## IIR
module IIR(clk, rst, Start, load, DIn, RAddr, data_done, WEN, Yn, WAddr, Finish);
Size in the first run: roughly 220 flip-flops, ~79 I/O pins, roughly 44000 sq um of cells after synthesis.
clock: 21.7 ns
lec_check: 0
cap_margin: 15
cell_pad_in_sites_detail_placement: 1
cell_pad_in_sites_global_placement: 0
core_aspect_ratio: 1.92
core_margin: 5
core_utilization: 61
gpl_timing_driven: 1
max_routing_layer: met4
place_density_lb_addon: 0.21
setup_slack_margin: 4.67
slew_margin: 5
run.sh (not shown) runs the stock make flow with config.mk's settings and CLKGATE_MAP_FILE=.
The first run aborted during global routing (5_1_grt).
Change:
Settings changed: CAP_MARGIN 15 to 20, CELL_PAD_IN_SITES_DETAIL_PLACEMENT 1 to default, CORE_ASPECT_RATIO 1.92 to default, HOLD_SLACK_MARGIN from default to 0.15, PLACE_DENSITY from default to 0.64, PLACE_DENSITY_LB_ADDON 0.21 to default, SETUP_SLACK_MARGIN 4.67 to default, SLEW_MARGIN 5 to 20.
After rerunning: The new run went through all stages and came out clean. Die size is lower by 0.37%. Synthesized area does not change. Synthesized cell count is unchanged.
Change:
Settings changed: ABC_AREA from default to 1, CAP_MARGIN 20 to 35, CELL_PAD_IN_SITES_DETAIL_PLACEMENT from default to 1, CORE_ASPECT_RATIO from default to 1.4, HOLD_SLACK_MARGIN 0.15 to default, MAX_ROUTING_LAYER met4 to met5, MIN_ROUTING_LAYER from default to met2, PLACE_DENSITY 0.64 to default, PLACE_DENSITY_LB_ADDON from default to 0.21, SETUP_SLACK_MARGIN from default to 4.67, SLEW_MARGIN 20 to 40, TNS_END_PERCENT from default to 85.
The changed run stopped in global routing (5_1_grt).
Die area rises by about 5.5%.
Synthesized cell count is higher by about 26%.
Synthesized area came out higher by 5.6%.
Change:
Settings changed: ABC_AREA 1 to default, CAP_MARGIN 35 to 20, CELL_PAD_IN_SITES_DETAIL_PLACEMENT 1 to default, CORE_ASPECT_RATIO 1.4 to 0.5, CORE_UTILIZATION 61 to 72, HOLD_SLACK_MARGIN from default to -0.07, MAX_ROUTING_LAYER met5 to met4, MIN_ROUTING_LAYER met2 to default, PLACE_DENSITY from default to 0.64, PLACE_DENSITY_LB_ADDON 0.21 to default, SETUP_SLACK_MARGIN 4.67 to default, SLEW_MARGIN 40 to 20, TNS_END_PERCENT 85 to default.
Outcome: Now the flow went through all stages and came out clean. Area after synthesis came out lower by a few percent. Die size came out lower by about a fifth. Synthesized cell count came out lower by about a fifth.

---

Setup of build 43:
Starting RTL as in the previous note.
Settings: LEC_CHECK=0, CAP_MARGIN=20, CELL_PAD_IN_SITES_DETAIL_PLACEMENT=1, CELL_PAD_IN_SITES_GLOBAL_PLACEMENT=0, CORE_MARGIN=5, CORE_UTILIZATION=61, GPL_TIMING_DRIVEN=1, MAX_ROUTING_LAYER=met4, PLACE_DENSITY_LB_ADDON=0.21, SETUP_SLACK_MARGIN=4.67, SLEW_MARGIN=20; clock period 21.7 ns.
Build 43: it failed with a tool error in global routing, so there are no final results.
> inputs changed (build 43 -> build 67)
- a deleted GPL_TIMING_DRIVEN that had been 1
- a change of CORE_MARGIN from 5 to 2
- a change of CORE_UTILIZATION from 61 to 40
- a deleted PLACE_DENSITY_LB_ADDON that had been 0.21
- a deleted CELL_PAD_IN_SITES_GLOBAL_PLACEMENT that had been 0
- a deleted SETUP_SLACK_MARGIN that had been 4.67
- a deleted MAX_ROUTING_LAYER that had been met4
- a deleted CELL_PAD_IN_SITES_DETAIL_PLACEMENT that had been 1
- a change of the clock period (ns, I/O delays scaled along) from 21.7 to 16.0
Findings:
- Build 67: done, clean on timing, DRC and antenna
- Build 67 against build 43; half-perimeter wire length after placement is down by more than a quarter.
- Between build 67 and build 43, the synthesis area per yosys does not differ in any meaningful way.
- For die boundary height, dividing the value from build 43 by the value from build 67 gives 0.830.
- What build 43 reported for number of instances in the placed design has to be multiplied by 1.12 to get the figure for build 67.
- Comparing build 67 and build 43, the higher die size was measured on build 67.
- Total cells reported by yosys after synthesis: build 43 vs build 67, no meaningful difference
- Build 43 → build 67: instance area at placement rose 3.9%; post-CTS setup repair buffer count lost 89; count of instances resized after the clock tree is built down 300; starting density of the core decreased 21 points; total clock buffers created by CTS shows an increase of 1.
Here is what was changed in the inputs of build 60 compared with build 67.
- a change of CORE_UTILIZATION from 40 to 71
- an added CTS_CLUSTER_SIZE of 34
- a change of the clock period (ns, I/O delays scaled along) from 16.0 to 14.2
Results
Yosys stat chip area: build 60 vs build 67 identical. Of build 60 and build 67, the lower area overhead of the layout relative to synthesis belongs to build 67. Relative to build 67, the final cell area reported for build 60 is higher. The flow completed for build 60, but it is not clean: the layout still shows setup timing. Setup slack deteriorates in build 60 relative to build 67. Going from build 67 to build 60, the critical path depth was found to have gone up by 3. Diff build 67 -> build 60: starting density of the core rose by 31 points.
## Diff of input files: build 51 against build 60
- CORE_UTILIZATION changed from 71 to 72
- CTS_CLUSTER_SIZE changed from 34 to 62
- SETUP_SLACK_MARGIN newly set to 1.7
- the clock period (ns, I/O delays scaled along) changed from 14.2 to 6.02
### Flow results
Build 51: floorplan row count lower than build 60. Die size: build 51 is under build 60. The flow ended early for build 51: it failed with a tool error in clock tree synthesis. Against build 60 as the reference, build 51 delivers a lower core box area.
